## run A
Design QAM, start of the top module:
module QAM(clk, rst, en, Din, IFout);
input clk, rst, en;
input Din;
output reg signed [17:0] IFout;
wire [1:0] spc_out;
wire [1:0] sm_i;
wire [1:0] sm_q;
wire [1:0] lf_i;
wire [1:0] lf_q;
wire [1:0] usi_i;
wire [1:0] usi_q;
wire signed [17:0] srrc_i;
wire signed [17:0] srrc_q;
wire en0;
wire en1;
wire en2;
wire en3;
reg sm_ctrl;
reg [3:0] usi_ctrl;
reg [1:0] mix_cnt;
reg sync_i0, sync_i1, sync_q0, sync_q1;
reg ce2;
always @(posedge clk or posedge rst) begin
	if (rst) begin
	    ce2 <= 1'd0;
	end
	else begin
		ce2 <= ~ce2;
	end
end
assign en0 = en & ce2;
always @(posedge clk or posedge rst) begin
	if (rst) begin
	    sync_i0 <= 1'd0;
	    sync_q0 <= 1'd0; 
	end
	else begin
		sync_i0 <= sm_i[1];
		sync_q0 <= sm_q[1];
	end
end
always @(posedge clk or posedge rst) begin
	if (rst) begin
	    sync_i1 <= 1'd0;
	    sync_q1 <= 1'd0;
	end
	else begin
		sync_i1 <= sync_i0;
		sync_q1 <= sync_q0;
	end
end
always @(posedge clk or posedge rst) begin
	if (rst) begin
	    sm_ctrl <= 1'd0;
	end
	else if (ce2) begin
		sm_ctrl <= ~sm_ctrl;
	end
end
assign en1 = (sm_ctrl & ce2) ? 1'd1 : 1'd0;
always @(posedge clk or posedge rst) begin
	if (rst) begin
	    usi_ctrl <= 1'd0;
	end
	else if(en) begin
		if(usi_ctrl == 4'd8) usi_ctrl <= usi_ctrl;
		else usi_ctrl <= usi_ctrl + 4'd1;
	end
end
assign en2 = (usi_ctrl == 4'd8) ? 1'd1 : 1'd0;
assign en3 = 1'd1;
  ...
Settings: LEC_CHECK=0, CAP_MARGIN=20, CORE_MARGIN=2, CORE_UTILIZATION=66, SLEW_MARGIN=20; clock period 3.34 ns.
run.sh (not shown) runs the stock make flow with config.mk's settings and CLKGATE_MAP_FILE=.
The flow completed for run A, but it is not clean: the layout still shows setup timing.
#### Input delta (run B over run A)
Settings: SETUP_SLACK_MARGIN newly set to 1.19; CORE_UTILIZATION changed from 66 to 40; the clock period (ns, I/O delays scaled along) changed from 3.34 to 4.66.
Results
Every stage of the flow completed for run B, and the final layout passed the timing, design-rule and antenna checks.
The lower die area came out of run A.
Compared with run A, run B shows a lower met3 capacity usage during global routing.
Clock period minus worst slack, run A and run B, higher one = run A.
In run B, the hold slack came out 0.097 ns above the value in run A.
Share of the core filled by cells before placement, run A and run B, lower one = run B.
Summary: via count, run B better than run A
Diff run A and run B: global-route wire length before repair higher in run A
Modified inputs, run C compared to run B
Settings: SETUP_SLACK_MARGIN: 1.19 -> unset; PLACE_DENSITY_LB_ADDON: unset -> 0.24; CORE_UTILIZATION: 40 -> 72; the clock period (ns, I/O delays scaled along): 4.66 -> 3.84.
[summary]
Run C finished all stages; however, its layout fails the closing checks, the failures being setup timing.
In run C the largest fanout on the critical path turned out 24 higher than in run B.
Run B and run C ended up with nearly the same distinct cell type count of the synthesized netlist.
In the tables for run B and run C, chip area reads higher with run B.
As far as clock edge transition at the registers on the reported setup and hold paths is concerned, run C and run B perform about the same.
The final area of run C was superior to that of run B.
> inputs changed (run C -> run D)
Settings: an added CTS_CLUSTER_DIAMETER of 90; a deleted PLACE_DENSITY_LB_ADDON that had been 0.24; a change of the clock period (ns, I/O delays scaled along) from 3.84 to 2.52.
--- outcome ---
None of the runs run C and run D ends with a clean layout.
Run D: aborted in clock tree synthesis (4_1_cts) (tool error)
On chip area, run D tracks run C almost exactly.
Run D vs. run C: sequential cell area fraction in the yosys report stayed essentially flat; placed wire-length estimate after detailed placement rose by 28 mm; instance area after placement rose by 0.012 mm2; worst-case setup slack after placement fell by 1.39 ns; area after synthesis stayed essentially flat.
Placer's final routability congestion estimate: run D vs run C up 0.87%
Run D vs. run C: average size of a mapped cell roughly the same; cell total in the yosys stat output roughly the same; number of cells after detailed placement higher.

QAM again, from the RTL that the note above started with.
make LEC_CHECK=0 CAP_MARGIN=30 CELL_PAD_IN_SITES_DETAIL_PLACEMENT=1 CORE_MARGIN=2 CORE_UTILIZATION=34 CTS_CLUSTER_DIAMETER=108 GPL_TIMING_DRIVEN=1 HOLD_SLACK_MARGIN=0.16 SETUP_SLACK_MARGIN=1.21 SLEW_MARGIN=20 finish   # period 8.35 ns
Rerun with:
Settings changed: CAP_MARGIN 30 to 20, CELL_PAD_IN_SITES_DETAIL_PLACEMENT 1 to not set, CORE_UTILIZATION 34 to 65, CTS_CLUSTER_DIAMETER 108 to not set, GPL_TIMING_DRIVEN 1 to not set, HOLD_SLACK_MARGIN 0.16 to not set, SETUP_SLACK_MARGIN 1.21 to not set.
Clock period 8.35 ns to 4.66 ns, I/O delays scaled along.
After rerunning: Register-to-register slack loses 2.2 ns; hold slack gains 0.0068 ns; cell count decreases by roughly a tenth; utilization increases by 34 points; global-route usage increases by 10 points; setup slack loses 2.2 ns.
Rerun with:
Settings changed: CORE_UTILIZATION 65 to 40.
Clock period 4.66 ns to 5.0 ns, I/O delays scaled along.
The new run ran to the end with no violations.
Worst hold slack gets worse by 0.019 ns.
First-iteration DRC count decreases by about 8%.
Sequential share of layout area decreases by 0.58 points.
Rerun with:
Settings changed: ABC_AREA set to 0, CAP_MARGIN 20 to 5, CELL_PAD_IN_SITES_GLOBAL_PLACEMENT set to 2, CORE_MARGIN 2 to 3, CTS_CLUSTER_DIAMETER set to 170, GPL_TIMING_DRIVEN set to 0, MAX_ROUTING_LAYER set to met4, MIN_ROUTING_LAYER set to met1, SETUP_SLACK_MARGIN set to 1.13, SLEW_MARGIN 20 to 35.
Result: The changed run went through all stages and came out clean; synthesized cell count does not change; first-iteration DRC count falls by 12%.
Rerun with:
Settings changed: ABC_AREA 0 to not set, CAP_MARGIN 5 to 20, CELL_PAD_IN_SITES_GLOBAL_PLACEMENT 2 to not set, CORE_MARGIN 3 to 2, CORE_UTILIZATION 40 to 66, CTS_CLUSTER_DIAMETER 170 to not set, GPL_TIMING_DRIVEN 0 to not set, MAX_ROUTING_LAYER met4 to not set, MIN_ROUTING_LAYER met1 to not set, SETUP_SLACK_MARGIN 1.13 to not set, SLEW_MARGIN 35 to 20.
Clock period 5.0 ns to 3.37 ns, I/O delays scaled along.
With this change the flow reached the layout checks and failed them: setup timing.
Die size drops by 40%.
First-iteration DRC count grows by 93%.
Critical path depth climbs by 3.
Global-route usage grows by 12 points.
Wire length rose by about 16%.
Final cell count decreases by 1.0%.

== v5 ==
Starting RTL as in the previous note.
==> flow/config.mk <==
export PLATFORM = sky130hd
export DESIGN_NAME = QAM
export DESIGN_NICKNAME = QAM
export VERILOG_FILES = /design/flow/design.v
export SDC_FILE = /design/flow/constraint.sdc
export NUM_CORES = 4
export LEC_CHECK = 0
export ABC_AREA = 1
export CAP_MARGIN = 20
export CELL_PAD_IN_SITES_DETAIL_PLACEMENT = 0
export CORE_ASPECT_RATIO = 0.89
export CORE_MARGIN = 2
export CORE_UTILIZATION = 36
export CTS_CLUSTER_DIAMETER = 171
export GPL_TIMING_DRIVEN = 0
export MIN_ROUTING_LAYER = met2
export PLACE_DENSITY = 0.38
export SETUP_SLACK_MARGIN = 0.37
export SLEW_MARGIN = 20
==> flow/constraint.sdc <==
create_clock -name core_clock -period 2.63 [get_ports {clk}]
set_input_delay 0.5260 -clock core_clock [delete_from_list [all_inputs] [get_ports {clk}]]
set_output_delay 0.5260 -clock core_clock [all_outputs]
set_load 0.01 [all_outputs]
v5: flow complete, layout not clean; failing: setup timing
Relative to v5, the following input files were edited for v7:
==> flow/config.mk <==
export PLATFORM = sky130hd
export DESIGN_NAME = QAM
export DESIGN_NICKNAME = QAM
export VERILOG_FILES = /design/flow/design.v
export SDC_FILE = /design/flow/constraint.sdc
export NUM_CORES = 4
export LEC_CHECK = 0
export CAP_MARGIN = 5
export CELL_PAD_IN_SITES_DETAIL_PLACEMENT = 0
export CORE_ASPECT_RATIO = 0.89
export CORE_MARGIN = 2
export CORE_UTILIZATION = 72
export CTS_CLUSTER_SIZE = 15
export MIN_ROUTING_LAYER = met1
export PLACE_DENSITY_LB_ADDON = 0.26
export SETUP_SLACK_MARGIN = 0.37
export SLEW_MARGIN = 20
==> flow/constraint.sdc <==
create_clock -name core_clock -period 3.73 [get_ports {clk}]
set_input_delay 0.7460 -clock core_clock [delete_from_list [all_inputs] [get_ports {clk}]]
set_output_delay 0.7460 -clock core_clock [all_outputs]
set_load 0.01 [all_outputs]
Notes after the runs:
- Run status, v7: aborted in global routing (5_1_grt), error GRT-0232
- Between v7 and v5, the H-tree depth is lower for v7.
- v7 against v5: number of placement rows went down by 30%, setup fix buffers added after clock tree synthesis went down by 84, total cell area at the placement stage went down by 2.2%, synthesized instance count went down by about 15%.
- Looking at pre-CTS setup slack, v7 sits 5.53 ns above v5.
Inputs modified between v7 and v4:
diff --git a/flow/config.mk b/flow/config.mk
--- a/flow/config.mk
+++ b/flow/config.mk
@@ -11,6 +11,6 @@
 export CORE_MARGIN = 2
-export CORE_UTILIZATION = 72
-export CTS_CLUSTER_SIZE = 15
+export CORE_UTILIZATION = 71
+export CTS_CLUSTER_SIZE = 27
 export MIN_ROUTING_LAYER = met1
-export PLACE_DENSITY_LB_ADDON = 0.26
+export PLACE_DENSITY = 0.38
 export SETUP_SLACK_MARGIN = 0.37
==> flow/constraint.sdc <==
create_clock -name core_clock -period 1.6 [get_ports {clk}]
set_input_delay 0.3200 -clock core_clock [delete_from_list [all_inputs] [get_ports {clk}]]
set_output_delay 0.3200 -clock core_clock [all_outputs]
set_load 0.01 [all_outputs]
Findings:
Compared with v7, v4 shows a higher overall die width.
Relative to v7, post-placement cell area has increased by 17% in v4.
Compared with v7, in v4 overall die area increased about 1.4%; detailed placer's ending HPWL increased about 30%.
What ended v4 was a tool error in clock tree synthesis (4_1_cts); the run never finished.
Changes in v30 relative to v4:
diff --git a/flow/config.mk b/flow/config.mk
--- a/flow/config.mk
+++ b/flow/config.mk
@@ -7,2 +7,3 @@
 export LEC_CHECK = 0
+export ABC_AREA = 1
 export CAP_MARGIN = 5
@@ -11,7 +12,7 @@
 export CORE_MARGIN = 2
-export CORE_UTILIZATION = 71
-export CTS_CLUSTER_SIZE = 27
+export CORE_UTILIZATION = 72
+export CTS_CLUSTER_SIZE = 80
 export MIN_ROUTING_LAYER = met1
-export PLACE_DENSITY = 0.38
-export SETUP_SLACK_MARGIN = 0.37
+export PLACE_DENSITY = 0.64
+export SETUP_SLACK_MARGIN = -0.12
 export SLEW_MARGIN = 20
==> flow/constraint.sdc <==
create_clock -name core_clock -period 2.94 [get_ports {clk}]
set_input_delay 0.5880 -clock core_clock [delete_from_list [all_inputs] [get_ports {clk}]]
set_output_delay 0.5880 -clock core_clock [all_outputs]
set_load 0.01 [all_outputs]
The log for v4 ends in clock tree synthesis (4_1_cts) with error DPL-0033, so the run never completed.
v30 never completed; the flow aborted with a tool error in global routing (5_1_grt).
Relative to v4, synthesized netlist cell count increased by 17% in v30.
Post-synthesis instance area of v30 exceeds that of v4 by a few percent.
Max number of distinct library cells after synthesis across v4 and v30: v4
Between v4 and v30, the flow reports horizontal die dimension increasing slightly.
Summary of v30 over v4: half-perimeter wire length after detailed placement moved up; yosys synthesis chip area moved up; area share of and/or/nand/nor cells after synthesis moved up; total placed instance area moved down.
Re number of buffer cells added on primary ports: no difference whatsoever between v30 and v4.

QAM again, from the RTL that the note above started with.
Settings: LEC_CHECK=0, CAP_MARGIN=40, CORE_MARGIN=2, CORE_UTILIZATION=70, CTS_CLUSTER_SIZE=70, SETUP_SLACK_MARGIN=-0.27, SLEW_MARGIN=20; clock period 2.87 ns.
The baseline aborted during global routing (5_1_grt) with DPL-0038.
Next try:
CAP_MARGIN = 20   (was 40)
SETUP_SLACK_MARGIN = default   (was -0.27)
clock period = 3.72 ns   (was 2.87 ns; I/O delays follow)
Effect:
- With this change the flow reached the layout checks and failed them: negative setup slack
- die size is unchanged
- area after synthesis is unchanged
- synthesized cell count does not change
Next try:
CORE_UTILIZATION = 40   (was 70)
CTS_CLUSTER_DIAMETER = 170   (was default)
CTS_CLUSTER_SIZE = default   (was 70)
GPL_TIMING_DRIVEN = 0   (was default)
clock period = 5.0 ns   (was 3.72 ns; I/O delays follow)
After rerunning:
- This time the run completed without violations
- synthesized area stays the same
- wire length falls by 5.3%
- first-iteration DRC count falls by 14%
- hold slack improves by 60 ps
- die size rises by 74%
- final cell count rises by 6.1%
Next try:
ABC_AREA = 0   (was default)
CAP_MARGIN = 5   (was 20)
CELL_PAD_IN_SITES_GLOBAL_PLACEMENT = 2   (was default)
CORE_MARGIN = 3   (was 2)
GPL_TIMING_DRIVEN = 1   (was 0)
MAX_ROUTING_LAYER = met5   (was default)
MIN_ROUTING_LAYER = met2   (was default)
SETUP_SLACK_MARGIN = 1.13   (was default)
SLEW_MARGIN = 5   (was 20)
=> The new run completed without violations. Clock-buffer cell count came out higher by 9. Fmax came out higher by about 23%. Register-to-register slack improves by 900 ps. First-iteration DRC count came out higher to 2.7 times its value. Cell area came out higher by about 3.8%. Worst hold slack barely changes. Global-route usage came out higher by 12 points. Area after synthesis stays the same. Utilization came out higher by 1.7 points. Via count came out higher by 42%.
Next try:
ABC_AREA = 1   (was 0)
CAP_MARGIN = 20   (was 5)
CELL_PAD_IN_SITES_GLOBAL_PLACEMENT = default   (was 2)
GPL_TIMING_DRIVEN = 0   (was 1)
HOLD_SLACK_MARGIN = 0.24   (was default)
SLEW_MARGIN = 35   (was 5)
- The new run went through all stages and came out clean
- hold slack gets better by 6.4 ps
- cell area increases by 5.8%

## build 94
Starting RTL as in the previous note.
clock: 7.66 ns
lec_check: 0
cap_margin: 20
core_margin: 9
core_utilization: 51
cts_cluster_diameter: 228
gpl_routability_driven: 1
gpl_timing_driven: 0
hold_slack_margin: 0.14
max_routing_layer: met4
min_routing_layer: met2
place_density_lb_addon: 0.29
slew_margin: 20
Inputs modified between build 94 and build 1:
- a deleted PLACE_DENSITY_LB_ADDON that had been 0.29
- a deleted HOLD_SLACK_MARGIN that had been 0.14
- a deleted GPL_TIMING_DRIVEN that had been 0
- a change of CORE_UTILIZATION from 51 to 64
- a deleted GPL_ROUTABILITY_DRIVEN that had been 1
- a change of CORE_MARGIN from 9 to 2
- a deleted MIN_ROUTING_LAYER that had been met2
- a change of CTS_CLUSTER_DIAMETER from 228 to 29
- a change of the clock period (ns, I/O delays scaled along) from 7.66 to 2.99
==> results <==
The flow ended early for build 1: it failed with a tool error in global routing.
The run showing the greater count of placed standard cells including taps is build 1.
Diff build 94 -> build 1: horizontal die dimension went down by about 14%; post-CTS repair timing setup buffer count +247; synthesized area level.
Re instance tally after logic synthesis: no difference whatsoever between build 94 and build 1.
Number of instances resized during post-cts repair up 851 in build 1 wrt build 94
In build 1, the site row count came out 10% below the value in build 94.
Re last weighted congestion value of the routability-driven placer: build 1 is 4.1% up on build 94.
Die area (lower): build 1
Here is what was changed in the inputs of build 29 compared with build 1.
- CORE_UTILIZATION: 64 -> 40
- MAX_ROUTING_LAYER: met4 -> unset
- CTS_CLUSTER_DIAMETER: 29 -> unset
- the clock period (ns, I/O delays scaled along): 2.99 -> 4.66
--- outcome ---
Build 29 went all the way through synthesis, placement and routing and the layout is clean on timing, DRC and antenna. Re post-synthesis sequential element count: no difference whatsoever between build 1 and build 29. Depth of the CTS H-tree for build 29 is lower than for build 1. The lower half-perimeter wire length of the detailed placement result of build 1 and build 29 is in build 29. Build 29 vs build 1 — floorplan die height rose about 26%. When build 29 is set beside build 1, its post-place setup slack turns out to be 1390 ps larger. Combined area of all synthesized cells: build 29 vs build 1 identical. Diff build 29..build 1 | proportion of register bits with asynchronous set or reset after synthesis | unchanged. Build 29 against build 1: placed standard-cell area has decreased; count of mapped cells out of synthesis essentially unchanged.
Input changes introduced in build 71 (baseline for comparison: build 29):
- CTS_CLUSTER_SIZE now 14, previously not set
- CORE_UTILIZATION now 72, was 40
- PLACE_DENSITY_LB_ADDON now 0.25, previously not set
- the clock period (ns, I/O delays scaled along) now 3.37, was 4.66
==> comparison <==
Of build 29 and build 71, just one finished clean: build 29. Build 71 is listed as incomplete: the tool reported an error in global routing and the run ended there. The die area of build 71 was superior to that of build 29. Vertical die dimension, build 29 and build 71: higher on build 29. Synthesized cell count came out exactly the same in build 29 and build 71. [compare] base=build 29 new=build 71: final weighted congestion in routability-driven placement climbed about 8%, share of the yosys chip area belonging to registers barely changed, post-cts gate resize count climbed 731. Re number of placed instances, taps included: build 29 was higher than build 71.
